$ cat design/flow/design.v
module b8Xb8_s16( 
  input clk,
  input rst_n, 
  input [7:0] in1_0  ,
  input [7:0] in1_1  ,
  input [7:0] in1_2  ,
  input [7:0] in1_3  ,
  input [7:0] in1_4  ,
  input [7:0] in1_5  ,
  input [7:0] in1_6  ,
  input [7:0] in1_7  ,
  input [7:0] in1_8  ,
  input [7:0] in1_9  ,
  input [7:0] in1_10 ,
  input [7:0] in1_11 ,
  input [7:0] in1_12 ,
  input [7:0] in1_13 ,
  input [7:0] in1_14 ,
  input [7:0] in1_15 ,
  input [7:0] in2_0  ,
  input [7:0] in2_1  ,
  input [7:0] in2_2  ,
  input [7:0] in2_3  ,
  input [7:0] in2_4  ,
  input [7:0] in2_5  ,
  input [7:0] in2_6  ,
  input [7:0] in2_7  ,
  input [7:0] in2_8  ,
  input [7:0] in2_9  ,
  input [7:0] in2_10 ,
  input [7:0] in2_11 ,
  input [7:0] in2_12 ,
  input [7:0] in2_13 ,
  input [7:0] in2_14 ,
  input [7:0] in2_15 ,
  output [11:0] out
  );
  reg [19:0] psum;
  reg [15:0] prod_0  ;
  reg [15:0] prod_1  ;
  reg [15:0] prod_2  ;
  reg [15:0] prod_3  ;
  reg [15:0] prod_4  ;
  reg [15:0] prod_5  ;
  reg [15:0] prod_6  ;
  reg [15:0] prod_7  ;
  reg [15:0] prod_8  ;
  reg [15:0] prod_9  ;
  reg [15:0] prod_10 ;
  reg [15:0] prod_11 ;
  reg [15:0] prod_12 ;
  reg [15:0] prod_13 ;
  reg [15:0] prod_14 ;
  reg [15:0] prod_15 ;
  always @(negedge rst_n or posedge clk) begin
    if (rst_n == 1'b0) begin
      prod_0  <= 16'b0;
      prod_1  <= 16'b0;
      prod_2  <= 16'b0;
      prod_3  <= 16'b0;
      prod_4  <= 16'b0;
      prod_5  <= 16'b0;
      prod_6  <= 16'b0;
      prod_7  <= 16'b0;
      prod_8  <= 16'b0;
      prod_9  <= 16'b0;
      prod_10 <= 16'b0;
      prod_11 <= 16'b0;
      prod_12 <= 16'b0;
      prod_13 <= 16'b0;
      prod_14 <= 16'b0;
      prod_15 <= 16'b0;
      psum <= 20'b0;
    end else begin
      prod_0  <= in1_0  * in2_0  ;
      prod_1  <= in1_1  * in2_1  ;
      prod_2  <= in1_2  * in2_2  ;
      prod_3  <= in1_3  * in2_3  ;
      prod_4  <= in1_4  * in2_4  ;
      prod_5  <= in1_5  * in2_5  ;
      prod_6  <= in1_6  * in2_6  ;
      prod_7  <= in1_7  * in2_7  ;
      prod_8  <= in1_8  * in2_8  ;
      prod_9  <= in1_9  * in2_9  ;
      prod_10 <= in1_10 * in2_10 ;
      prod_11 <= in1_11 * in2_11 ;
      prod_12 <= in1_12 * in2_12 ;
      prod_13 <= in1_13 * in2_13 ;
      prod_14 <= in1_14 * in2_14 ;
      prod_15 <= in1_15 * in2_15 ;
      psum <= prod_0  + prod_1  + prod_2  + prod_3
           + prod_4  + prod_5  + prod_6  + prod_7
           + prod_8  + prod_9  + prod_10 + prod_11
           + prod_12 + prod_13 + prod_14 + prod_15;
    end
  end
  assign out = psum[19:9];
endmodule
$ cat design/flow/run.sh
#!/bin/bash
# the make line also repeats each setting of config.mk as NAME=value (left out here)
make -C /OpenROAD-flow-scripts/flow DESIGN_CONFIG=/design/flow/config.mk WORK_HOME=/design/flow/orfs CLKGATE_MAP_FILE= finish
$ cat design/flow/config.mk
export PLATFORM = sky130hd
export DESIGN_NAME = b8Xb8_s16
export DESIGN_NICKNAME = b8Xb8_s16
export VERILOG_FILES = /design/flow/design.v
export SDC_FILE = /design/flow/constraint.sdc
export NUM_CORES = 4
export LEC_CHECK = 0
export CAP_MARGIN = 0
export CORE_MARGIN = 2
export CORE_UTILIZATION = 72
export MAX_ROUTING_LAYER = met4
export PLACE_DENSITY = 0.67
export SETUP_SLACK_MARGIN = 1.25
export SLEW_MARGIN = 20
$ cat design/flow/constraint.sdc
create_clock -name core_clock -period 4.84 [get_ports {clk}]
set_input_delay 0.9680 -clock core_clock [delete_from_list [all_inputs] [get_ports {clk}]]
set_output_delay 0.9680 -clock core_clock [all_outputs]
set_load 0.01 [all_outputs]
==> results of run 1 <==
==> stage by stage <==
step | worst slack [ns] | setup TNS, ns | instances
global placement | -0.414 | -23.76 | 6433
detailed placement | -0.489 | -34.11 | 6433
CTS | -0.453 | -3.73 | 6535
floorplan | 0.0219 | 0 | 4684
==> what timing repair did <==
item	4_1_cts
pin swaps	344
gates cloned	0
buffers inserted	50
setup endpoints to repair	188
hold endpoints to repair	0
resized	902
==> deck_impl_summary.md, run 1 <==
Key Metrics from the Run

Outcome
  – Status: did not finish
  – Stop stage: global routing

Floorplan
  – Initial Util: 0.730
  – Core area: 61,800 um^2
  – # rows: 91
  – Die area: 64,700 um^2
  – Die H: 254 um
  – Die width: 254 um
  – I/O pin cnt: 270

Yosys
  – Cell Area, Synth: 45,200 um^2
  – Most frequent cell after synthesis: inv_1
  – Complex Gates by Area: 0.0544
  – Ys flop type: dfrtp_1
  – Most frequent cells after synthesis: inv_1 (1,113), fa_1 (795), ha_1 (602), and2_1 (559), nand2_1 (522)
  – AND/OR/NAND/NOR Cells, Area Fraction: 0.153
  – XOR/XNOR Area Share: 0.0330
  – Synth warn: 1
  – Area fraction in mux cells: 0
  – Syn_area_per_cell: 9.64 um^2
  – Gate Count Post-Synth: 4,684
  – Top cells by area: fa_1 (35%), ha_1 (17%), dfrtp_1 (15%), inv_1 (9.3%), and2_1 (7.7%)
  – Post-synth regs: 267
  – Asr flop ratio synth: 1.00
  – Synth Net Count: 6,339
  – Top logic family: adder cells
  – Sequential area share after synthesis: 0.148
  – Post-Synth Adder-Cell Area: 0.519
  – Ys cells: 4,684
  – Post-synthesis cell type count: 64
  – Post-synth EDFFs: 0
  – Top cell area share: 0.352
  – Synth area leader: fa_1
  – Yosys stat area: 45,200 um^2

Clock tree
  – Clock Path Buffers: 3
  – CTS Buf Count: 28
  – Clk sink count: 267
  – Post-CTS Hold Buffers: 0
  – Root buffer cell: clkbuf_16
  – H-tree depth: 1

Placement
  – Port Buffers: 268
  – Routability cong.: 0.958
  – Placed Area: 55,100 um^2
  – Detailed placement HPWL: 105 mm
==> run 2: changes to the inputs <==
ABC_AREA = 0   (was default)
CAP_MARGIN = 15   (was 0)
CELL_PAD_IN_SITES_DETAIL_PLACEMENT = 0   (was default)
CELL_PAD_IN_SITES_GLOBAL_PLACEMENT = 0   (was default)
CTS_CLUSTER_SIZE = 47   (was default)
GPL_TIMING_DRIVEN = 1   (was default)
HOLD_SLACK_MARGIN = -0.09   (was default)
PLACE_DENSITY = default   (was 0.67)
SETUP_SLACK_MARGIN = 1.0   (was 1.25)
clock period = 6.1 ns   (was 4.84 ns; I/O delays follow)
==> run 2 against run 1 <==
Die area stayed put. Synthesized cell count unchanged. Area after synthesis stayed put. Now clean on timing, DRC and antenna.
==> deck_impl_summary.md, run 2 <==
Implementation Results

Outcome
  – Status: timing/DRC/antenna clean

Cells and area
  – Final net count: 6,670
  – Register area: 6680 um^2
  – Multi-input combinational cell area: 34,600 um^2
  – Fillers: 3,920
  – Area grow syn2layout: 12.6%

Yosys
  – Ys cells: 4,684 (unchanged)
  – Synth area leader: fa_1
  – Yosys stat area: 45,200 um^2 (unchanged)
  – Post-synthesis cell type count: 64 (unchanged)
  – Area fraction in mux cells: 0 (unchanged)
  – AND/OR/NAND/NOR Cells, Area Fraction: 0.153 (unchanged)
  – Asr flop ratio synth: 1.00 (unchanged)
  – Most frequent cells after synthesis: inv_1 (1,113), fa_1 (795), ha_1 (602), and2_1 (559), nand2_1 (522)
  – Complex Gates by Area: 0.0544 (unchanged)
  – Cell Area, Synth: 45,200 um^2 (unchanged)
  – Most frequent cell after synthesis: inv_1
  – Ys flop type: dfrtp_1
  – Post-synth EDFFs: 0 (unchanged)
  – Syn_area_per_cell: 9.64 um^2 (unchanged)
  – Post-synth regs: 267 (unchanged)
  – XOR/XNOR Area Share: 0.0330 (unchanged)
  – Sequential area share after synthesis: 0.148 (unchanged)
  – Synth warn: 1 (unchanged)
  – Top cell area share: 0.352 (unchanged)
  – Top logic family: adder cells
  – Top cells by area: fa_1 (35%), ha_1 (17%), dfrtp_1 (15%), inv_1 (9.3%), and2_1 (7.7%)
  – Synth Net Count: 6,339 (unchanged)
  – Post-Synth Adder-Cell Area: 0.519 (unchanged)
  – Gate Count Post-Synth: 4,684 (unchanged)

Floorplan
  – Initial Util: 0.730 (unchanged)
  – # rows: 91 (unchanged)
  – Die H: 254 um (unchanged)
  – Die area: 64,700 um^2 (unchanged)
  – Die width: 254 um (unchanged)
  – Core area: 61,800 um^2 (unchanged)
  – I/O pin cnt: 270 (unchanged)

Drt
  – DRT iter0 DRCs: 2,160
  – Wire length on met3: 5.41 mm
  – DRC Markers: 0
  – WL met2: 53.1 mm
  – Met1 wire length: 42.2 mm
  – DR vias: 32,400
  – DR top layer: met4
  – Drt total wl: 104 mm
  – Routed Antenna Nets: 0
  – Routed length per instance: 17.7 um
  – First drt pass iteration count: 7
  – Vias/cell: 5.52

Setup path
  – Worst R2R Setup Slack: 0.69 ns
  – CP bufs+invs: 2
  – CP cell instances: fa_1, inv_2, fa_1, inv_1, fa_1, fa_1, fa_2, fa_1, ha_1, o21ai_0, nand2b_1, a41oi_4, nand3b_1, a2111oi_4, nor3_1
  – CP Launch Point: prod_6[5]$_DFF_PN0_
  – Reg2reg path depth: 15
  – CP top delay family: adder cells
  – Max FO, Critical Path: 4
  – CP Launch Type: flop
  – WP data required: 6.55 ns
  – Reg2reg start: prod_6[5]$_DFF_PN0_
  – Worst setup path end: psum[19]$_DFF_PN0_
  – Worst path most repeated cell: fa_1
  – R2R Path End: psum[19]$_DFF_PN0_
  – WS Path Type: reg -> reg
  – Max incr delay on CP: 0.59 ns
  – Instance count on the critical path: 15
  – Critical Path Sink Type: flop
  – Crit-path slowest cell: fa_1
  – WP data arrival: 5.86 ns

GRT
  – GRT overflow: 0
  – First-pass GRT wire length: 173 mm
  – Largest net degree at the start of global routing: 114
  – Initial antenna violation count: 4
  – Number of global-route vias before repair: 34,300
  – GRT Overall Usage: 0.348

Clock tree
  – Clk latency of the worst-skew pair: 0.57 ns
  – Post-CTS Hold Buffers: 0 (unchanged)
  – H-tree depth: 1 (unchanged)
  – Clock transition at the registers of the reported paths: 0.06 ns
  – CTS tree: built
  – Clock Path Buffers: 3 (unchanged)
  – CTS Buf Count: 29 (+3.6%)
  – Clk sink count: 267 (unchanged)
  – Root buffer cell: clkbuf_16

Timing
  – Rel. slew slack: 0.484
  – Fmax achieved: 185 MHz
  – Final setup fails: 0
  – Final hold vios: 0
  – Clock skew: 0.0147 ns
  – Setup slack after layout: 0.687 ns
  – Setup TNS Final: 0 ns
  – Slew @ Worst Pin: 0.773 ns
  – Post-route minimum period: 5.41 ns
  – Fin. max-slew vios: 0
  – RSZ-0062 raised after global routing: true
  – Crit share post-route: 0.887

Min path
  – Worst hold path type: in -> async

Placement
  – Pre-CTS setup slack: 0.186 ns (+0.676 ns)
  – Port Buffers: 268 (unchanged)
  – Detailed placement HPWL: 87.3 mm (-17%)
  – Routability cong.: 0.953 (-0.55%)

Run
  – OpenROAD warning count: 32
  – MaxCap Viol Count: 0
==> run 2: what timing repair did <==
item	CTS	global route
resized	45	190
endpoints found under the hold margin	0	0
endpoints found under the setup margin	22	77
pin swaps	23	27
buffers inserted	3	8
==> run 2: final cells by class <==
type                       count  share of cell area
multi-input combinational   3301               0.681
sequential                   267               0.131
inverter                    1113              0.0822
timing repair buffer         303              0.0652
tap                          837              0.0206
clock buffer                  37              0.0159
clock inverter                17             0.00364
antenna                        4            0.000197
==> run 2: stage by stage <==
step	cells	utilization	hold slack (ns)	instance area [um^2]
final	5879	0.822	0.649	50800
after global routing	5879	0.822	0.722	50800
after global placement	5810	0.794	1.10	49100
after detailed placement	5810	0.794	1.12	49100
after floorplan	4684	-	0.903	45200
after CTS	5867	0.812	0.684	50200
==> run 2: routing by layer <==
layer,vias up,global-route usage
met1,16400,0.448
met5,-,-
li1,14900,-
met4,0,0.0936
met2,918,0.597
met3,180,0.0344
==> run 3: changes to the inputs <==
ABC_AREA = default   (was 0)
CAP_MARGIN = 0   (was 15)
CELL_PAD_IN_SITES_DETAIL_PLACEMENT = 2   (was 0)
CELL_PAD_IN_SITES_GLOBAL_PLACEMENT = default   (was 0)
CORE_ASPECT_RATIO = 0.75   (was default)
CORE_MARGIN = 8   (was 2)
CORE_UTILIZATION = 35   (was 72)
CTS_CLUSTER_SIZE = 25   (was 47)
GPL_TIMING_DRIVEN = default   (was 1)
HOLD_SLACK_MARGIN = default   (was -0.09)
MAX_ROUTING_LAYER = default   (was met4)
MIN_ROUTING_LAYER = met1   (was default)
PLACE_DENSITY = 0.81   (was default)
SETUP_SLACK_MARGIN = default   (was 1.0)
SLEW_MARGIN = 10   (was 20)
clock period = 10.2 ns   (was 6.1 ns; I/O delays follow)
==> run 3 against run 2 <==
Still clean on timing, DRC and antenna. Utilization decreased by 42 points. Non-clock buffer count decreased by 32. Cell count increased by 15%. Hold slack improved by 0.55 ns. Count of clock-buffer cells in the layout increased by 10. Die area increased by 120%. Wire length increased by 100%. Via count increased by 14%. Register-to-register slack improved by 3.3 ns. Critical path type is now in -> reg. Critical endpoint is now prod_2[14]$_DFF_PN0_. Largest cell class unchanged.
==> deck_impl_summary.md, run 3 <==
Implementation Results

Yosys
  – Synth Net Count: 6,339 (unchanged)
  – Ys cells: 4,684 (unchanged)
  – Top logic family: adder cells
  – Syn_area_per_cell: 9.64 um^2 (unchanged)
  – Gate Count Post-Synth: 4,684 (unchanged)
  – Top cell area share: 0.352 (unchanged)
  – Post-synth regs: 267 (unchanged)
  – Most frequent cell after synthesis: inv_1
  – Area fraction in mux cells: 0 (unchanged)
  – Synth warn: 1 (unchanged)
  – Synth area leader: fa_1
  – Yosys stat area: 45,200 um^2 (unchanged)
  – Complex Gates by Area: 0.0544 (unchanged)
  – Sequential area share after synthesis: 0.148 (unchanged)
  – Post-Synth Adder-Cell Area: 0.519 (unchanged)
  – Ys flop type: dfrtp_1
  – AND/OR/NAND/NOR Cells, Area Fraction: 0.153 (unchanged)
  – XOR/XNOR Area Share: 0.0330 (unchanged)
  – Top cells by area: fa_1 (35%), ha_1 (17%), dfrtp_1 (15%), inv_1 (9.3%), and2_1 (7.7%)
  – Most frequent cells after synthesis: inv_1 (1,113), fa_1 (795), ha_1 (602), and2_1 (559), nand2_1 (522)
  – Post-synth EDFFs: 0 (unchanged)
  – Cell Area, Synth: 45,200 um^2 (unchanged)
  – Post-synthesis cell type count: 64 (unchanged)
  – Asr flop ratio synth: 1.00 (unchanged)

Clock tree
  – Clock transition at the registers of the reported paths: 0.06 ns (about the same)
  – Root buffer cell: clkbuf_16
  – CTS Buf Count: 35 (+21%)
  – Post-CTS setup buffer count: 0 (-3)
  – Clk sink count: 267 (unchanged)
  – CTS resizes: 0 (-100%)
  – Clock Path Buffers: 3 (unchanged)
  – Clk latency of the worst-skew pair: 0.57 ns (about the same)
  – Post-CTS Hold Buffers: 0 (unchanged)
  – H-tree depth: 2 (+1)
  – CTS tree: built

Timing
  – Fin. max-slew vios: 0 (unchanged)
  – Final setup fails: 0 (unchanged)
  – Clock skew: 0.0401 ns (+0.0254 ns)
  – Crit share post-route: 0.751 (-0.137)
  – Rel. slew slack: 0.192 (-0.293)
  – RSZ-0062 raised after global routing: false
  – Setup TNS Final: 0 ns (unchanged)
  – Final hold vios: 0 (unchanged)
  – Slew @ Worst Pin: 1.21 ns (+0.439 ns)
  – Fmax achieved: 131 MHz
  – Setup slack after layout: 2.54 ns (+1.86 ns)
  – Post-route minimum period: 7.66 ns

Setup path
  – CP cell instances: clkdlybuf4s50_1, and2_1, fa_1, ha_1, inv_1, fa_1, inv_1, fa_1, ha_1, o21ai_0, nor2_1, o41ai_1, o21ai_0, o211ai_1, xnor2_1
  – CP Launch Point: in1_2[4]
  – Reg2reg start: prod_1[2]$_DFF_PN0_
  – Worst path most repeated cell: fa_1
  – WS Path Type: in -> reg
  – CP bufs+invs: 3 (+1)
  – Worst R2R Setup Slack: 3.97 ns (+3.28 ns)
  – CP Launch Type: primary input
  – Critical Path Sink Type: flop
  – Worst setup path end: prod_2[14]$_DFF_PN0_
  – Crit-path slowest cell: o41ai_1
  – Max incr delay on CP: 0.78 ns (+0.19 ns)
  – Instance count on the critical path: 15 (unchanged)
  – Reg2reg path depth: 17 (+2)
  – WP data required: 10.64 ns (+4.09 ns)
  – R2R Path End: psum[19]$_DFF_PN0_
  – Max FO, Critical Path: 8 (+4)
  – WP data arrival: 8.10 ns (+2.24 ns)
  – CP top delay family: adder cells

Placement
  – Routability cong.: 0.876 (-8.1%)
  – Port Buffers: 268 (unchanged)
  – Placed Area: 50,000 um^2 (+2.0%)
  – Detailed placement HPWL: 173 mm (+98%)
  – Pre-CTS setup slack: 2.57 ns (+2.39 ns)

Run
  – MaxCap Viol Count: 0 (unchanged)
  – OpenROAD warning count: 27 (-16%)

GRT
  – Initial antenna violation count: 43 (+39)
  – GRT overflow: 0 (unchanged)
  – First-pass GRT wire length: 308 mm (+79%)
  – Number of global-route vias before repair: 45,700 (+33%)
  – GRT Overall Usage: 0.295 (-0.0531)
  – Largest net degree at the start of global routing: 82 (-28%)

Cells and area
  – Area grow syn2layout: 13.5%
  – Final net count: 6,644 (-0.39%)
  – Fillers: 13,900 (+250%)
  – Cell area after layout: 51,300 um^2 (+0.86%)

Drt
  – Routed Antenna Nets: 0 (unchanged)
  – Routed length per instance: 31.0 um (+75%)
  – First drt pass iteration count: 6 (-1)
  – DRT iter0 DRCs: 2,475 (+15%)
  – Vias/cell: 5.45 (-1.2%)
  – DRC Markers: 0 (unchanged)
  – DR vias: 37,000 (+14%)
  – Drt total wl: 210 mm (+100%)

Floorplan
  – Core area: 129,000 um^2 (+110%)
  – Die area: 141,000 um^2 (+120%)
  – Die H: 327 um (+29%)
  – # rows: 114 (+25%)
  – I/O pin cnt: 270 (unchanged)
  – Initial Util: 0.351 (-0.379)
  – Die width: 431 um (+69%)

Min path
  – Hold Path Sink: psum[12]$_DFF_PN0_
  – Worst hold path type: reg -> reg
  – Worst hold path startpoint: prod_15[11]$_DFF_PN0_
  – Hold Path Depth: 4

Outcome
  – Status: timing/DRC/antenna clean
## run 3: layout make-up
type                    instances  area, um^2  area share
diodes                         33        82.6     0.00161
clock buffers                  47        1000      0.0196
clock inverters                12         148     0.00288
inverters                    1113        4180      0.0815
multi-input cells            3301       34300       0.669
flip-flops and latches        267        6680       0.130
well taps                    1740        2180      0.0425
repair buffers                271        2710      0.0529
## run 3: per-layer routing
metal | track usage | vias up | wire, um
li1 | - | 14900 | -
met1 | 0.299 | 19200 | 71400
met2 | 0.514 | 1788 | 104000
met3 | 0.0850 | 1121 | 14400
met4 | 0.228 | 22 | 20400
met5 | 0.000683 | - | 163
## run 3: metrics by stage
stage	cells	hold WS (ns)	util
finish	6784	1.20	0.399
global route	6774	1.26	0.399
CTS	6751	1.19	0.398
detailed placement	6692	1.17	0.389
global placement	6692	1.08	0.389
floorplan	4684	0.903	-
==> run 4: changes to the inputs <==
CAP_MARGIN = 5   (was 0)
CELL_PAD_IN_SITES_DETAIL_PLACEMENT = default   (was 2)
CORE_ASPECT_RATIO = default   (was 0.75)
CORE_MARGIN = 2   (was 8)
CORE_UTILIZATION = 72   (was 35)
CTS_CLUSTER_SIZE = default   (was 25)
MIN_ROUTING_LAYER = default   (was met1)
PLACE_DENSITY = 0.91   (was 0.81)
SETUP_SLACK_MARGIN = -0.03   (was default)
SLEW_MARGIN = 20   (was 10)
clock period = 5.08 ns   (was 10.2 ns; I/O delays follow)
==> run 4 against run 3 <==
The run now fails in global routing. Synthesized cell count did not move. Die area fell by 54%. Area after synthesis stayed put.
==> deck_impl_summary.md, run 4 <==
Key Metrics from the Run

Yosys
  – Top logic family: adder cells
  – Complex Gates by Area: 0.0544 (unchanged)
  – Post-synth regs: 267 (unchanged)
  – XOR/XNOR Area Share: 0.0330 (unchanged)
  – Top cells by area: fa_1 (35%), ha_1 (17%), dfrtp_1 (15%), inv_1 (9.3%), and2_1 (7.7%)
  – Ys cells: 4,684 (unchanged)
  – Ys flop type: dfrtp_1
  – Cell Area, Synth: 45,200 um^2 (unchanged)
  – Sequential area share after synthesis: 0.148 (unchanged)
  – Top cell area share: 0.352 (unchanged)
  – Post-synth EDFFs: 0 (unchanged)
  – Synth Net Count: 6,339 (unchanged)
  – Yosys stat area: 45,200 um^2 (unchanged)
  – Post-Synth Adder-Cell Area: 0.519 (unchanged)
  – Most frequent cells after synthesis: inv_1 (1,113), fa_1 (795), ha_1 (602), and2_1 (559), nand2_1 (522)
  – AND/OR/NAND/NOR Cells, Area Fraction: 0.153 (unchanged)
  – Asr flop ratio synth: 1.00 (unchanged)
  – Most frequent cell after synthesis: inv_1
  – Synth area leader: fa_1
  – Area fraction in mux cells: 0 (unchanged)
  – Syn_area_per_cell: 9.64 um^2 (unchanged)
  – Post-synthesis cell type count: 64 (unchanged)
  – Synth warn: 1 (unchanged)
  – Gate Count Post-Synth: 4,684 (unchanged)

Placement
  – Routability cong.: 0.973 (+11%)
  – Detailed placement HPWL: 112 mm (-35%)
  – Pre-CTS setup slack: -0.608 ns (-3.18 ns)
  – Port Buffers: 268 (unchanged)
  – Placed cells: 6,323 (-5.5%)

Floorplan
  – Die area: 64,700 um^2 (-54%)
  – Die H: 254 um (-22%)
  – Core area: 61,800 um^2 (-52%)
  – Die width: 254 um (-41%)
  – Initial Util: 0.730 (+0.379)
  – # rows: 91 (-20%)
  – I/O pin cnt: 270 (unchanged)

Clock tree
  – H-tree depth: 1 (-1)
  – Post-CTS Hold Buffers: 0 (unchanged)
  – Clock Path Buffers: 3 (unchanged)
  – CTS Buf Count: 29 (-17%)
  – Clk sink count: 267 (unchanged)
  – Root buffer cell: clkbuf_16

GRT
  – GRT Overall Usage: 0.859
  – GRT overflow: 548

Outcome
  – Status: did not finish
  – Error message: [ERROR GRT-0232] Routing congestion too high. Check the congestion heatmap in the GUI.
  – Stop stage: global routing
## run 4: what timing repair did
item,in CTS
buffers inserted,5
pin swaps,38
setup endpoints to repair,15
resized,52
## run 4: stage by stage
stage	setup TNS, ns	instance area [um^2]	hold slack, ns
2_1_floorplan	0	45200	0.720
3_3_place_gp	-9.28	52900	1.09
3_5_place_dp	-24.10	52900	1.11
4_1_cts	-3.86	54200	0.538
## run 4: metal layers
metal / GRT usage / overflow
met5: 0.623 / 2
met1: 0.817 / 31
met3: 0.789 / 37
met2: 0.969 / 274
met4: 0.889 / 204
==> run 5: changes to the inputs <==
CAP_MARGIN = 20   (was 5)
CORE_UTILIZATION = 40   (was 72)
PLACE_DENSITY = default   (was 0.91)
SETUP_SLACK_MARGIN = 1.17   (was -0.03)
clock period = 5.74 ns   (was 5.08 ns; I/O delays follow)
==> run 5 against run 4 <==
Now clean on timing, DRC and antenna. Die area is 79% higher. Area after synthesis stayed put. Synthesized cell count unchanged.
==> deck_impl_summary.md, run 5 <==
Implementation Results

Timing
  – Clock skew: 0.0145 ns
  – Post-route minimum period: 5.26 ns
  – Rel. slew slack: 0.451
  – Crit share post-route: 0.916
  – Final setup fails: 0
  – RSZ-0062 raised after global routing: true
  – Fmax achieved: 190 MHz
  – Final hold vios: 0
  – Hold slack: 0.586 ns
  – Fin. max-slew vios: 0
  – Slew @ Worst Pin: 0.823 ns

Drt
  – DRC Markers: 0
  – Routed length per instance: 16.7 um
  – Routed Antenna Nets: 0
  – Drt total wl: 111 mm
  – First drt pass iteration count: 5
  – DR vias: 31,600
  – Vias/cell: 4.76
  – DRT iter0 DRCs: 1,494

Placement
  – Routability cong.: 0.842 (-13%)
  – Detailed placement HPWL: 95.1 mm (-15%)
  – Port Buffers: 268 (unchanged)

Setup path
  – CP Launch Type: flop
  – Instance count on the critical path: 16
  – Worst path most repeated cell: fa_1
  – Reg2reg start: prod_6[6]$_DFF_PN0_
  – WP data required: 6.14 ns
  – Worst setup path end: psum[19]$_DFF_PN0_
  – R2R Path End: psum[19]$_DFF_PN0_
  – CP top delay family: adder cells
  – Worst R2R Setup Slack: 0.48 ns
  – CP bufs+invs: 3
  – CP cell instances: fa_1, inv_1, fa_1, inv_2, fa_1, fa_1, fa_1, fa_1, ha_4, a211oi_2, o211ai_1, buf_4, a41oi_4, nand3b_1, a2111oi_2, nor3_1
  – Critical Path Sink Type: flop
  – Max incr delay on CP: 0.58 ns
  – Reg2reg path depth: 16
  – CP Launch Point: prod_6[6]$_DFF_PN0_
  – WP data arrival: 5.66 ns
  – WS Path Type: reg -> reg
  – Max FO, Critical Path: 3
  – Crit-path slowest cell: fa_1

Yosys
  – Area fraction in mux cells: 0 (unchanged)
  – Yosys stat area: 45,200 um^2 (unchanged)
  – Synth area leader: fa_1
  – Cell Area, Synth: 45,200 um^2 (unchanged)
  – Most frequent cell after synthesis: inv_1
  – Syn_area_per_cell: 9.64 um^2 (unchanged)
  – Post-synthesis cell type count: 64 (unchanged)
  – Most frequent cells after synthesis: inv_1 (1,113), fa_1 (795), ha_1 (602), and2_1 (559), nand2_1 (522)
  – XOR/XNOR Area Share: 0.0330 (unchanged)
  – Complex Gates by Area: 0.0544 (unchanged)
  – Ys cells: 4,684 (unchanged)
  – Asr flop ratio synth: 1.00 (unchanged)
  – Post-Synth Adder-Cell Area: 0.519 (unchanged)
  – Top cell area share: 0.352 (unchanged)
  – Ys flop type: dfrtp_1
  – Synth Net Count: 6,339 (unchanged)
  – Post-synth EDFFs: 0 (unchanged)
  – Gate Count Post-Synth: 4,684 (unchanged)
  – Post-synth regs: 267 (unchanged)
  – Top logic family: adder cells
  – AND/OR/NAND/NOR Cells, Area Fraction: 0.153 (unchanged)
  – Synth warn: 1 (unchanged)
  – Sequential area share after synthesis: 0.148 (unchanged)
  – Top cells by area: fa_1 (35%), ha_1 (17%), dfrtp_1 (15%), inv_1 (9.3%), and2_1 (7.7%)

Floorplan
  – Die width: 340 um (+34%)
  – # rows: 123 (+35%)
  – Die H: 340 um (+34%)
  – Die area: 116,000 um^2 (+79%)
  – I/O pin cnt: 270 (unchanged)
  – Initial Util: 0.403 (-0.328)
  – Core area: 112,000 um^2 (+81%)

GRT
  – Largest net degree at the start of global routing: 119
  – Initial antenna violation count: 8
  – GRT overflow: 0
  – GRT Overall Usage: 0.198
  – Number of global-route vias before repair: 34,600
  – First-pass GRT wire length: 183 mm

Min path
  – Worst hold path type: in -> async

Run
  – OpenROAD warning count: 32
  – MaxCap Viol Count: 0

Clock tree
  – Clk latency of the worst-skew pair: 0.54 ns
  – H-tree depth: 2 (+1)
  – CTS Buf Count: 35 (+21%)
  – Clock transition at the registers of the reported paths: 0.06 ns
  – Clock Path Buffers: 3 (unchanged)
  – Root buffer cell: clkbuf_16
  – CTS tree: built
  – Clk sink count: 267 (unchanged)

Outcome
  – Status: timing/DRC/antenna clean

Cells and area
  – Core Util, Final: 0.470
  – Final net count: 6,764
  – Area grow syn2layout: 16.7%
## run 5: metal layers
metal	wire length [um]	global-route usage	vias up
met4	1640	0.0333	4
li1	-	-	15100
met5	21	0	-
met2	54400	0.340	495
met1	50000	0.272	15900
met3	4510	0.0252	96
## run 5: what timing repair did
action,CTS,global route
endpoints found under the hold margin,0,0
pin swaps,85,120
setup endpoints to repair,124,86
hold buffers,0,0
gates resized,609,533
buffers inserted,22,14
## run 5: per-stage QoR
stage | instance area, um^2 | setup slack [ns] | setup TNS (ns) | cells
after detailed placement | 50900 | -0.0799 | -0.0891 | 6536
after global placement | 50900 | -0.0451 | -0.0451 | 6536
after global routing | 52700 | 0.308 | 0 | 6637
after floorplan | 45700 | 0.943 | 0 | 4684
after CTS | 52400 | 0.437 | 0 | 6621
final | 52700 | 0.482 | 0 | 6638
## run 5: area by class of cell
class | count | area [um^2]
Timing Repair Buffer | 391 | 2950
Tap cell | 1500 | 1880
Multi-Input combinational cell | 3301 | 35900
Clock inverter | 19 | 188
Clock buffer | 44 | 960
Antenna cell | 3 | 7.51
Sequential cell | 267 | 6680
Inverter | 1113 | 4180
Fill cell | 10800 | 59500
==> run 6: changes to the inputs <==
CAP_MARGIN = 5   (was 20)
CORE_UTILIZATION = 72   (was 40)
MAX_ROUTING_LAYER = met4   (was default)
SETUP_SLACK_MARGIN = -0.03   (was 1.17)
clock period = 4.85 ns   (was 5.74 ns; I/O delays follow)
==> run 6 against run 5 <==
The layout now fails its checks (negative setup slack). Critical path type unchanged. Largest cell class unchanged. Die area down 44%. Synthesized cell count unchanged. Maximum frequency shrank 15%. Utilization rose by 42 points.
==> deck_impl_summary.md, run 6 <==
Implementation Results

Timing
  – RSZ-0062 raised after global routing: true
  – Clock skew: 0.0209 ns (+0.00638 ns)
  – Rel. slew slack: 0.389 (-0.0623)
  – Setup slack after layout: -1.33 ns (-1.81 ns)
  – Slew @ Worst Pin: 0.917 ns (+0.0935 ns)
  – Fin. max-slew vios: 0 (unchanged)
  – Final hold vios: 0 (unchanged)
  – Post-route minimum period: 6.18 ns (+0.922 ns)
  – Crit share post-route: 1.27 (+0.358)
  – Final setup fails: 12 (+12)
  – Fmax achieved: 162 MHz (-15%)

Floorplan
  – Initial Util: 0.730 (+0.328)
  – Die width: 254 um (-25%)
  – Die area: 64,700 um^2 (-44%)
  – I/O pin cnt: 270 (unchanged)
  – # rows: 91 (-26%)
  – Core area: 61,800 um^2 (-45%)
  – Die H: 254 um (-25%)

Drt
  – First drt pass iteration count: 8 (+3)
  – DR top layer: met4
  – Drt total wl: 131 mm (+18%)
  – Met1 wire length: 46.2 mm (-7.7%)
  – Routed Antenna Nets: 0 (unchanged)
  – Vias/cell: 5.73 (+20%)
  – DR vias: 37,300 (+18%)
  – Wire length on met3: 10.8 mm (+140%)
  – Routed length per instance: 20.2 um (+21%)
  – DRC Markers: 0 (unchanged)
  – DRT iter0 DRCs: 3,223 (+120%)
  – WL met2: 63.9 mm (+17%)

Run
  – OpenROAD warning count: 34 (+6.3%)
  – MaxCap Viol Count: 0 (unchanged)

Yosys
  – Synth Net Count: 6,339 (unchanged)
  – Most frequent cells after synthesis: inv_1 (1,113), fa_1 (795), ha_1 (602), and2_1 (559), nand2_1 (522)
  – Gate Count Post-Synth: 4,684 (unchanged)
  – Top cells by area: fa_1 (35%), ha_1 (17%), dfrtp_1 (15%), inv_1 (9.3%), and2_1 (7.7%)
  – Synth area leader: fa_1
  – Area fraction in mux cells: 0 (unchanged)
  – Sequential area share after synthesis: 0.148 (unchanged)
  – Post-synth regs: 267 (unchanged)
  – Top logic family: adder cells
  – Top cell area share: 0.352 (unchanged)
  – Ys flop type: dfrtp_1
  – Synth warn: 1 (unchanged)
  – Post-synth EDFFs: 0 (unchanged)
  – Ys cells: 4,684 (unchanged)
  – Most frequent cell after synthesis: inv_1
  – Yosys stat area: 45,200 um^2 (unchanged)
  – AND/OR/NAND/NOR Cells, Area Fraction: 0.153 (unchanged)
  – Complex Gates by Area: 0.0544 (unchanged)
  – Post-synthesis cell type count: 64 (unchanged)
  – XOR/XNOR Area Share: 0.0330 (unchanged)
  – Syn_area_per_cell: 9.64 um^2 (unchanged)
  – Cell Area, Synth: 45,200 um^2 (unchanged)
  – Asr flop ratio synth: 1.00 (unchanged)
  – Post-Synth Adder-Cell Area: 0.519 (unchanged)

Clock tree
  – Clock transition at the registers of the reported paths: 0.08 ns (+0.02 ns)
  – CTS tree: built
  – H-tree depth: 1 (-1)
  – Clock Path Buffers: 3 (unchanged)
  – Clk latency of the worst-skew pair: 0.60 ns (+0.06 ns)
  – CTS Buf Count: 29 (-17%)
  – Clk sink count: 267 (unchanged)
  – Root buffer cell: clkbuf_16

Placement
  – Detailed placement HPWL: 100 mm (+5.2%)
  – Routability cong.: 0.945 (+12%)
  – Port Buffers: 268 (unchanged)
  – Placed Area: 53,700 um^2 (+5.5%)

GRT
  – GRT Overall Usage: 0.404 (+0.206)
  – First-pass GRT wire length: 198 mm (+8.4%)
  – GRT overflow: 0 (unchanged)
  – Number of global-route vias before repair: 40,000 (+16%)
  – Initial antenna violation count: 13 (+5)
  – Largest net degree at the start of global routing: 114 (-4.2%)

Setup path
  – CP Launch Point: prod_12[6]$_DFF_PN0_
  – Crit-path slowest cell: fa_1
  – Worst setup path end: psum[15]$_DFF_PN0_
  – Reg2reg path depth: 17 (+1)
  – WS Path Type: reg -> reg
  – WP data arrival: 6.65 ns (+0.99 ns)
  – Critical Path Sink Type: flop
  – R2R Path End: psum[15]$_DFF_PN0_
  – WP data required: 5.32 ns (-0.82 ns)
  – Reg2reg start: prod_12[6]$_DFF_PN0_
  – Max FO, Critical Path: 3 (unchanged)
  – Worst R2R Setup Slack: -1.33 ns (-1.81 ns)
  – Worst path most repeated cell: fa_1
  – Instance count on the critical path: 17 (+1)
  – CP top delay family: adder cells
  – CP Launch Type: flop
  – CP cell instances: inv_1, fa_1, inv_1, fa_1, fa_2, fa_1, fa_1, fa_1, ha_4, a211oi_2, o211ai_1, buf_4, a41oi_4, nand3b_1, buf_6, a21oi_4, xnor2_1
  – CP bufs+invs: 4 (+1)
  – Max incr delay on CP: 0.83 ns (+0.25 ns)

Cells and area
  – Fillers: 2,886 (-73%)
  – Cell area after layout: 55,300 um^2 (+4.8%)
  – Multi-input combinational cell area: 34,700 um^2 (-3.4%)
  – Register area: 6680 um^2 (unchanged)
  – Area grow syn2layout: 22.4%
  – Final net count: 7,283 (+7.7%)

Outcome
  – Checks failing in the layout checks: negative setup slack
  – Status: complete, but fails checks

Min path
  – Worst hold path type: in -> async
==> run 6: layer usage <==
| metal | up-vias | global-route usage |
|---|---|---|
| met5 | - | - |
| met3 | 684 | 0.0567 |
| met2 | 1926 | 0.688 |
| met1 | 18400 | 0.466 |
| met4 | 0 | 0.215 |
| li1 | 16200 | - |
==> run 6: area by class of cell <==
cell class	count	share of cell area
flip-flops and latches	267	0.121
inverters	1113	0.0756
repair buffers	916	0.139
multi-input cells	3301	0.627
clock inverters	11	0.00226
clock buffers	43	0.0159
diodes	13	0.000589
well taps	837	0.0189
==> run 6: per-stage QoR <==
step	TNS, ns	cells	setup slack (ns)	hold slack, ns	util
after CTS	-4.81	6484	-0.552	0.483	0.887
after global placement	-30.03	6426	-0.461	1.06	0.869
after floorplan	-0.0188	4684	-0.0188	0.674	-
after detailed placement	-40.31	6426	-0.661	1.09	0.869
after global routing	-12.83	6501	-1.33	0.525	0.894
final	-12.16	6501	-1.33	0.402	0.894
==> run 6: timing repair <==
item / in CTS / in global routing
gates resized: 28 / 92
gates cloned: 0 / 0
pin swaps: 34 / 32
buffers inserted: 4 / 4
hold buffers: 0 / 0
setup endpoints to repair: 12 / 46
==> run 7: changes to the inputs <==
ABC_AREA = 1   (was default)
CAP_MARGIN = 40   (was 5)
CELL_PAD_IN_SITES_DETAIL_PLACEMENT = 1   (was default)
CELL_PAD_IN_SITES_GLOBAL_PLACEMENT = 2   (was default)
CORE_UTILIZATION = 40   (was 72)
CTS_CLUSTER_DIAMETER = 36   (was default)
CTS_CLUSTER_SIZE = 68   (was default)
GPL_TIMING_DRIVEN = 0   (was default)
HOLD_SLACK_MARGIN = 0.02   (was default)
MAX_ROUTING_LAYER = default   (was met4)
SETUP_SLACK_MARGIN = -0.12   (was -0.03)
SLEW_MARGIN = 25   (was 20)
TNS_END_PERCENT = 35   (was default)
clock period = 7.5 ns   (was 4.85 ns; I/O delays follow)
==> run 7 against run 6 <==
The run now finishes clean. Synthesized cell count is 23% higher. Sequential share of layout area is 0.97 points higher. Area after synthesis is 4.9% higher. Flip-flop count stayed put. Count of clock-buffer cells in the layout is 15 higher. Global-route usage is 18 points lower. Cell count is 14% higher. Utilization is 46 points lower.
==> deck_impl_summary.md, run 7 <==
Implementation Results

Setup path
  – CP top delay family: adder cells
  – Max incr delay on CP: 0.55 ns (-0.28 ns)
  – Critical Path Sink Type: flop
  – Reg2reg start: prod_3[10]$_DFF_PN0_
  – WP data arrival: 5.71 ns (-0.94 ns)
  – Max FO, Critical Path: 8 (+5)
  – Instance count on the critical path: 15 (-2)
  – WS Path Type: in -> reg
  – CP Launch Point: in1_15[4]
  – CP Launch Type: primary input
  – Reg2reg path depth: 19 (+2)
  – CP bufs+invs: 4 (unchanged)
  – R2R Path End: psum[16]$_DFF_PN0_
  – Worst path most repeated cell: fa_1
  – CP cell instances: clkbuf_1, nand2_1, fa_1, fa_1, inv_1, fa_1, inv_1, fa_1, inv_1, ha_1, a21oi_1, o21ai_1, a21oi_1, o21ai_2, xor2_1
  – Crit-path slowest cell: fa_1
  – Worst R2R Setup Slack: 2.27 ns (+3.60 ns)
  – Worst setup path end: prod_15[12]$_DFF_PN0_
  – WP data required: 7.90 ns (+2.58 ns)

Placement
  – Port Buffers: 12 (-96%)
  – Placed Area: 49,500 um^2 (-7.8%)
  – Routability cong.: 0.873 (-7.6%)
  – Detailed placement HPWL: 115 mm (+15%)

Yosys
  – XOR/XNOR Area Share: 0.0360 (+0.00307)
  – Asr flop ratio synth: 1.00 (unchanged)
  – Ys flop type: dfrtp_1
  – Top cell area share: 0.336 (-0.0166)
  – Cell Area, Synth: 47,400 um^2 (+4.9%)
  – Most frequent cell after synthesis: inv_1
  – Post-synthesis cell type count: 31 (-52%)
  – Most frequent cells after synthesis: inv_1 (1,710), nand2_1 (1,333), fa_1 (795), ha_1 (602), dfrtp_1 (267)
  – Post-synth regs: 267 (unchanged)
  – Sequential area share after synthesis: 0.141 (-0.00696)
  – Gate Count Post-Synth: 5,739 (+23%)
  – Area fraction in mux cells: 0 (unchanged)
  – Top logic family: adder cells
  – Top cells by area: fa_1 (34%), ha_1 (16%), dfrtp_1 (14%), inv_1 (14%), nand2_1 (11%)
  – Complex Gates by Area: 0.0431 (-0.0113)
  – Syn_area_per_cell: 8.26 um^2 (-14%)
  – Post-synth EDFFs: 0 (unchanged)
  – Yosys stat area: 47,400 um^2 (+4.9%)
  – Synth Net Count: 7,394 (+17%)
  – Ys cells: 5,739 (+23%)
  – AND/OR/NAND/NOR Cells, Area Fraction: 0.129 (-0.0234)
  – Post-Synth Adder-Cell Area: 0.495 (-0.0244)
  – Synth warn: 1 (unchanged)
  – Synth area leader: fa_1

Run
  – OpenROAD warning count: 28 (-18%)
  – MaxCap Viol Count: 0 (unchanged)

Drt
  – Routed length per instance: 17.5 um (-13%)
  – DRT iter0 DRCs: 1,226 (-62%)
  – First drt pass iteration count: 4 (-4)
  – DRC Markers: 0 (unchanged)
  – DR vias: 34,400 (-7.6%)
  – Drt total wl: 129 mm (-1.3%)
  – Vias/cell: 4.66 (-19%)
  – Routed Antenna Nets: 0 (unchanged)

Floorplan
  – Initial Util: 0.402 (-0.328)
  – I/O pin cnt: 270 (unchanged)
  – Die width: 348 um (+37%)
  – Core area: 118,000 um^2 (+90%)
  – Die area: 121,000 um^2 (+87%)
  – # rows: 126 (+38%)
  – Die H: 348 um (+37%)

Timing
  – Slew @ Worst Pin: 0.620 ns (-0.297 ns)
  – Final hold vios: 0 (unchanged)
  – Fmax achieved: 188 MHz
  – RSZ-0062 raised after global routing: false
  – Crit share post-route: 0.708 (-0.567)
  – Hold slack: 0.756 ns (+0.353 ns)
  – Final setup fails: 0 (-12)
  – Fin. max-slew vios: 0 (unchanged)
  – Setup TNS Final: 0 ns (+12.16 ns)
  – Post-route minimum period: 5.31 ns
  – Clock skew: 0.0156 ns (-0.00535 ns)
  – Rel. slew slack: 0.587 (+0.198)

Outcome
  – Status: timing/DRC/antenna clean

Clock tree
  – CTS Buf Count: 48 (+66%)
  – Post-CTS setup buffer count: 0 (-4)
  – Root buffer cell: clkbuf_16
  – Post-CTS Hold Buffers: 0 (unchanged)
  – H-tree depth: 2 (+1)
  – CTS resizes: 0 (-100%)
  – Clock Path Buffers: 3 (unchanged)
  – Clock transition at the registers of the reported paths: 0.06 ns (-0.02 ns)
  – Clk latency of the worst-skew pair: 0.58 ns (-0.02 ns)
  – Clk sink count: 267 (unchanged)
  – CTS tree: built

Min path
  – Worst hold path type: in -> async

GRT
  – Number of global-route vias before repair: 38,600 (-3.5%)
  – First-pass GRT wire length: 212 mm (+7.0%)
  – Initial antenna violation count: 12 (-1)
  – GRT overflow: 0 (unchanged)
  – Largest net degree at the start of global routing: 93 (-18%)
  – GRT Overall Usage: 0.222 (-0.182)

Cells and area
  – Area grow syn2layout: 7.96%
  – Final net count: 7,459 (+2.4%)
  – Cell area after layout: 51,200 um^2 (-7.4%)
-- run 7: per-layer routing --
metal,vias to the layer above,GRT usage,wire (um)
met1,17300,0.302,59800
met2,326,0.396,65100
li1,16600,-,-
met5,-,0,92
met4,14,0.0305,1550
met3,92,0.0173,2860
-- run 7: cell type report --
type,count,area (um^2)
Fill cell,14200,66600
Multi-Input combinational cell,3505,33300
Sequential cell,267,6680
Inverter,1710,6420
Tap cell,1536,1920
Clock buffer,58,1330
Buffer,257,968
Clock inverter,30,305
Timing Repair Buffer,15,208
Antenna cell,3,7.51
-- run 7: metrics by stage --
step | cells | worst slack, ns | util
3_5_place_dp | 7290 | 1.67 | 0.420
3_3_place_gp | 7287 | -6.82 | 0.420
5_1_grt | 7380 | 1.96 | 0.434
6_report | 7381 | 2.19 | 0.434
2_1_floorplan | 5739 | 2.45 | -
4_1_cts | 7378 | 2.24 | 0.434
==> run 8: changes to the inputs <==
ABC_AREA = 0   (was 1)
CAP_MARGIN = 15   (was 40)
CELL_PAD_IN_SITES_DETAIL_PLACEMENT = 0   (was 1)
CELL_PAD_IN_SITES_GLOBAL_PLACEMENT = 1   (was 2)
CORE_UTILIZATION = 57   (was 40)
CTS_CLUSTER_DIAMETER = default   (was 36)
CTS_CLUSTER_SIZE = default   (was 68)
GPL_TIMING_DRIVEN = 1   (was 0)
HOLD_SLACK_MARGIN = default   (was 0.02)
MAX_ROUTING_LAYER = met5   (was default)
PLACE_DENSITY_LB_ADDON = 0.23   (was default)
SETUP_SLACK_MARGIN = 1.0   (was -0.12)
SLEW_MARGIN = 20   (was 25)
TNS_END_PERCENT = default   (was 35)
clock period = 7.83 ns   (was 7.5 ns; I/O delays follow)
==> run 8 against run 7 <==
Register-to-register slack worse by 0.15 ns. Hold slack better by 0.29 ns. Global-route usage is 4.1 points higher. Worst setup slack worse by 0.070 ns. Area after synthesis is 4.7% lower. Critical path depth stayed put. Critical path type is now reg -> reg. Count of clock-buffer cells in the layout is 19 lower. Wire length is 22% lower. Still clean. Cell count is 18% lower.
==> deck_impl_summary.md, run 8 <==
Implementation Results

Outcome
  – Status: timing/DRC/antenna clean

Yosys
  – Area fraction in mux cells: 0 (unchanged)
  – Post-synthesis cell type count: 64 (+110%)
  – Top logic family: adder cells
  – Top cells by area: fa_1 (35%), ha_1 (17%), dfrtp_1 (15%), inv_1 (9.3%), and2_1 (7.7%)
  – Sequential area share after synthesis: 0.148 (+0.00696)
  – Most frequent cell after synthesis: inv_1
  – Synth warn: 1 (unchanged)
  – Post-synth EDFFs: 0 (unchanged)
  – Ys flop type: dfrtp_1
  – AND/OR/NAND/NOR Cells, Area Fraction: 0.153 (+0.0234)
  – Yosys stat area: 45,200 um^2 (-4.7%)
  – Syn_area_per_cell: 9.64 um^2 (+17%)
  – Cell Area, Synth: 45,200 um^2 (-4.7%)
  – Top cell area share: 0.352 (+0.0166)
  – XOR/XNOR Area Share: 0.0330 (-0.00307)
  – Synth area leader: fa_1
  – Gate Count Post-Synth: 4,684 (-18%)
  – Post-synth regs: 267 (unchanged)
  – Post-Synth Adder-Cell Area: 0.519 (+0.0244)
  – Ys cells: 4,684 (-18%)
  – Synth Net Count: 6,339 (-14%)
  – Asr flop ratio synth: 1.00 (unchanged)
  – Most frequent cells after synthesis: inv_1 (1,113), fa_1 (795), ha_1 (602), and2_1 (559), nand2_1 (522)
  – Complex Gates by Area: 0.0544 (+0.0113)

Clock tree
  – CTS resizes: 0 (unchanged)
  – Clock transition at the registers of the reported paths: 0.06 ns (about the same)
  – H-tree depth: 1 (-1)
  – Post-CTS Hold Buffers: 0 (unchanged)
  – Clock Path Buffers: 3 (unchanged)
  – CTS Buf Count: 28 (-42%)
  – Post-CTS setup buffer count: 0 (unchanged)
  – Clk sink count: 267 (unchanged)
  – Clk latency of the worst-skew pair: 0.56 ns (-0.02 ns)
  – CTS tree: built
  – Root buffer cell: clkbuf_16

Setup path
  – Reg2reg start: prod_6[6]$_DFF_PN0_
  – WP data required: 8.27 ns (+0.37 ns)
  – Worst path most repeated cell: fa_1
  – R2R Path End: psum[19]$_DFF_PN0_
  – CP bufs+invs: 2 (-2)
  – Worst setup path end: psum[19]$_DFF_PN0_
  – CP cell instances: fa_1, inv_1, fa_1, inv_1, fa_1, fa_1, fa_1, fa_1, ha_1, a211oi_2, o211ai_1, a41oi_1, nand3b_1, a2111oi_0, nor3_1
  – Max FO, Critical Path: 4 (-4)
  – Instance count on the critical path: 15 (unchanged)
  – Reg2reg path depth: 15 (-4)
  – Critical Path Sink Type: flop
  – CP Launch Point: prod_6[6]$_DFF_PN0_
  – WS Path Type: reg -> reg
  – Max incr delay on CP: 0.57 ns (+0.02 ns)
  – CP top delay family: adder cells
  – Crit-path slowest cell: fa_1
  – WP data arrival: 6.14 ns (+0.43 ns)
  – CP Launch Type: flop
  – Worst R2R Setup Slack: 2.12 ns (-0.15 ns)

GRT
  – Initial antenna violation count: 4 (-8)
  – GRT overflow: 0 (unchanged)
  – First-pass GRT wire length: 173 mm (-19%)
  – GRT Overall Usage: 0.263 (+0.0411)
  – Largest net degree at the start of global routing: 150 (+61%)
  – Number of global-route vias before repair: 33,800 (-12%)

Timing
  – Final hold vios: 0 (unchanged)
  – Slew @ Worst Pin: 0.916 ns (+0.296 ns)
  – Fin. max-slew vios: 0 (unchanged)
  – RSZ-0062 raised after global routing: false
  – Setup TNS Final: 0 ns (unchanged)
  – Clock skew: 0.0198 ns (+0.00429 ns)
  – Hold slack: 1.04 ns (+0.286 ns)
  – Crit share post-route: 0.729 (+0.0212)
  – Final setup fails: 0 (unchanged)
  – Fmax achieved: 175 MHz
  – Rel. slew slack: 0.389 (-0.197)
  – Post-route minimum period: 5.71 ns

Drt
  – Routed length per instance: 16.8 um (-4.3%)
  – Routed Antenna Nets: 0 (unchanged)
  – Drt total wl: 102 mm (-22%)
  – DR vias: 31,200 (-9.3%)
  – DRT iter0 DRCs: 1,226 (unchanged)
  – DRC Markers: 0 (unchanged)
  – First drt pass iteration count: 5 (+1)
  – Vias/cell: 5.16 (+11%)

Floorplan
  – # rows: 103 (-18%)
  – I/O pin cnt: 270 (unchanged)
  – Die area: 81,500 um^2 (-33%)
  – Initial Util: 0.573 (+0.171)
  – Die width: 285 um (-18%)
  – Core area: 78,700 um^2 (-33%)
  – Die H: 285 um (-18%)

Run
  – OpenROAD warning count: 32 (+14%)
  – MaxCap Viol Count: 0 (unchanged)

Placement
  – Routability cong.: 0.867 (-0.66%)
  – Port Buffers: 268 (+256)
  – Detailed placement HPWL: 88.5 mm (-23%)

Cells and area
  – Final net count: 6,635 (-11%)
  – Fillers: 6,639 (-53%)
  – Area grow syn2layout: 11.0%
  – Register area: 6680 um^2 (unchanged)
  – Multi-input combinational cell area: 34,300 um^2 (+2.9%)

Min path
  – Worst hold path type: in -> async
## run 8: area by class of cell
cell class,count,share of cell area
repair buffers,269,0.0540
diodes,3,0.000150
clock inverters,11,0.00272
multi-input cells,3301,0.684
flip-flops and latches,267,0.133
clock buffers,39,0.0166
inverters,1113,0.0833
well taps,1050,0.0262
## run 8: per-stage QoR
stage / std cells / util / setup WS (ns) / instance area, um^2
global route: 6052 / 0.637 / 1.94 / 50100
global placement: 6000 / 0.624 / 1.63 / 49200
CTS: 6050 / 0.637 / 2.13 / 50100
detailed placement: 6000 / 0.624 / 1.59 / 49200
finish: 6053 / 0.637 / 2.12 / 50100
floorplan: 4684 / - / 2.41 / 45200
## run 8: metal layers
| metal | part of all wire | GRT usage | up-vias |
|---|---|---|---|
| met4 | 0.018 | 0.0483 | 2 |
| li1 | - | - | 14900 |
| met2 | 0.51 | 0.464 | 477 |
| met5 | 0.00013 | 0 | - |
| met1 | 0.44 | 0.360 | 15800 |
| met3 | 0.032 | 0.0239 | 93 |
==> run 9: changes to the inputs <==
ABC_AREA = default   (was 0)
CAP_MARGIN = 20   (was 15)
CELL_PAD_IN_SITES_DETAIL_PLACEMENT = default   (was 0)
CELL_PAD_IN_SITES_GLOBAL_PLACEMENT = default   (was 1)
CORE_UTILIZATION = 70   (was 57)
CTS_CLUSTER_SIZE = 40   (was default)
GPL_TIMING_DRIVEN = default   (was 1)
MAX_ROUTING_LAYER = default   (was met5)
PLACE_DENSITY_LB_ADDON = default   (was 0.23)
SETUP_SLACK_MARGIN = 1.25   (was 1.0)
clock period = 4.56 ns   (was 7.83 ns; I/O delays follow)
==> run 9 against run 8 <==
The layout now fails its checks (negative setup slack). Worst setup slack worse by 4.0 ns. Maximum frequency is 12% lower. Synthesized cell count stayed put. Register-to-register slack worse by 4.0 ns. Hold slack worse by 0.71 ns. Critical path depth is 2 higher. Design area is 19% higher. Via count is 37% higher.
==> deck_impl_summary.md, run 9 <==
Implementation Results

Run
  – OpenROAD warning count: 34 (+6.3%)
  – MaxCap Viol Count: 0 (unchanged)

Yosys
  – AND/OR/NAND/NOR Cells, Area Fraction: 0.153 (unchanged)
  – Gate Count Post-Synth: 4,684 (unchanged)
  – Synth area leader: fa_1
  – Ys cells: 4,684 (unchanged)
  – XOR/XNOR Area Share: 0.0330 (unchanged)
  – Post-synthesis cell type count: 64 (unchanged)
  – Top cell area share: 0.352 (unchanged)
  – Top logic family: adder cells
  – Complex Gates by Area: 0.0544 (unchanged)
  – Most frequent cells after synthesis: inv_1 (1,113), fa_1 (795), ha_1 (602), and2_1 (559), nand2_1 (522)
  – Post-Synth Adder-Cell Area: 0.519 (unchanged)
  – Sequential area share after synthesis: 0.148 (unchanged)
  – Synth Net Count: 6,339 (unchanged)
  – Area fraction in mux cells: 0 (unchanged)
  – Syn_area_per_cell: 9.64 um^2 (unchanged)
  – Most frequent cell after synthesis: inv_1
  – Cell Area, Synth: 45,200 um^2 (unchanged)
  – Top cells by area: fa_1 (35%), ha_1 (17%), dfrtp_1 (15%), inv_1 (9.3%), and2_1 (7.7%)
  – Synth warn: 1 (unchanged)
  – Ys flop type: dfrtp_1
  – Post-synth EDFFs: 0 (unchanged)
  – Asr flop ratio synth: 1.00 (unchanged)
  – Yosys stat area: 45,200 um^2 (unchanged)
  – Post-synth regs: 267 (unchanged)

GRT
  – GRT Overall Usage: 0.429 (+0.166)
  – Largest net degree at the start of global routing: 103 (-31%)
  – Number of global-route vias before repair: 43,400 (+28%)
  – GRT overflow: 0 (unchanged)
  – Initial antenna violation count: 22 (+18)
  – First-pass GRT wire length: 223 mm (+29%)

Drt
  – Vias/cell: 6.34 (+23%)
  – DR vias: 42,700 (+37%)
  – Met1 wire length: 54.2 mm (+20%)
  – Drt total wl: 177 mm (+75%)
  – Wire length on met3: 23.0 mm (+600%)
  – WL met2: 79.4 mm (+55%)
  – DRC Markers: 0 (unchanged)
  – First drt pass iteration count: 9 (+4)
  – Routed Antenna Nets: 0 (unchanged)
  – DRT iter0 DRCs: 5,014 (+310%)
  – Routed length per instance: 26.4 um (+57%)
  – DR top layer: met5

Floorplan
  – Die width: 258 um (-9.6%)
  – # rows: 93 (-9.7%)
  – Initial Util: 0.704 (+0.131)
  – Core area: 64,100 um^2 (-19%)
  – Die H: 258 um (-9.6%)
  – Die area: 66,600 um^2 (-18%)
  – I/O pin cnt: 270 (unchanged)

Setup path
  – Max incr delay on CP: 0.89 ns (+0.32 ns)
  – R2R Path End: psum[19]$_DFF_PN0_
  – Reg2reg start: prod_12[8]$_DFF_PN0_
  – CP Launch Type: flop
  – CP Launch Point: prod_12[8]$_DFF_PN0_
  – Crit-path slowest cell: fa_1
  – WP data arrival: 6.92 ns (+0.78 ns)
  – CP bufs+invs: 4 (+2)
  – WS Path Type: reg -> reg
  – Critical Path Sink Type: flop
  – WP data required: 5.03 ns (-3.24 ns)
  – Worst R2R Setup Slack: -1.89 ns (-4.01 ns)
  – Reg2reg path depth: 17 (+2)
  – CP top delay family: adder cells
  – Max FO, Critical Path: 4 (unchanged)
  – Worst setup path end: psum[19]$_DFF_PN0_
  – CP cell instances: inv_1, fa_1, fa_1, inv_1, fa_1, inv_1, fa_1, inv_1, fa_1, fa_1, ha_1, o21ai_0, o21ai_1, nand2_1, nand3b_1, a2111oi_4, nor3_2
  – Worst path most repeated cell: fa_1
  – Instance count on the critical path: 17 (+2)

Timing
  – Final setup fails: 15 (+15)
  – Setup slack after layout: -1.89 ns (-4.01 ns)
  – Final hold vios: 0 (unchanged)
  – Hold slack: 0.329 ns (-0.713 ns)
  – Post-route minimum period: 6.45 ns (+0.745 ns)
  – Slew @ Worst Pin: 0.874 ns (-0.0419 ns)
  – RSZ-0062 raised after global routing: true
  – Fin. max-slew vios: 0 (unchanged)
  – Crit share post-route: 1.41 (+0.686)
  – Fmax achieved: 155 MHz (-12%)
  – Clock skew: 0.0187 ns (-0.00114 ns)
  – Rel. slew slack: 0.417 (+0.0279)

Placement
  – Port Buffers: 268 (unchanged)
  – Detailed placement HPWL: 103 mm (+17%)
  – Placed Area: 56,100 um^2 (+14%)
  – Routability cong.: 0.928 (+7.0%)

Clock tree
  – CTS Buf Count: 29 (+3.6%)
  – H-tree depth: 1 (unchanged)
  – Clk latency of the worst-skew pair: 0.59 ns (+0.03 ns)
  – Clock Path Buffers: 3 (unchanged)
  – Clock transition at the registers of the reported paths: 0.07 ns (about the same)
  – CTS tree: built
  – Root buffer cell: clkbuf_16
  – Clk sink count: 267 (unchanged)

Min path
  – Worst hold path type: in -> async

Cells and area
  – Final net count: 7,501 (+13%)
  – Fillers: 2,075 (-69%)
  – Cell area after layout: 59,800 um^2 (+19%)
  – Register area: 6680 um^2 (unchanged)
  – Core Util, Final: 0.932 (+0.295)
  – Area grow syn2layout: 32.3%
  – Multi-input combinational cell area: 37,600 um^2 (+9.6%)

Outcome
  – Status: complete, but fails checks
  – Checks failing in the layout checks: negative setup slack
[run 9: metrics by stage]
step | TNS [ns] | setup slack, ns | cells
3_5_place_dp | -70.44 | -0.855 | 6579
5_1_grt | -19.13 | -1.80 | 6728
2_1_floorplan | -1.65 | -0.258 | 4684
6_report | -19.41 | -1.89 | 6735
3_3_place_gp | -58.72 | -0.671 | 6579
4_1_cts | -7.66 | -0.799 | 6686
[run 9: routing by layer]
metal | vias to the layer above | global-route usage
met2 | 3720 | 0.738
met1 | 20500 | 0.483
li1 | 16600 | -
met4 | 32 | 0.297
met5 | - | 0
met3 | 1761 | 0.0859
[run 9: repair_timing]
action                     in CTS  in global routing
pin swaps                     347                385
gates cloned                    0                  0
hold buffers                    0                  0
buffers inserted               54                 37
hold endpoints to repair        0                  0
setup endpoints to repair     202                199
gates resized                 920                590
[run 9: cell type report]
class,instances,share of cell area
Inverter,1113,0.0700
Antenna cell,12,0.000502
Sequential cell,267,0.112
Clock inverter,16,0.00312
Timing Repair Buffer,1134,0.155
Multi-Input combinational cell,3301,0.629
Tap cell,855,0.0179
Clock buffer,37,0.0130
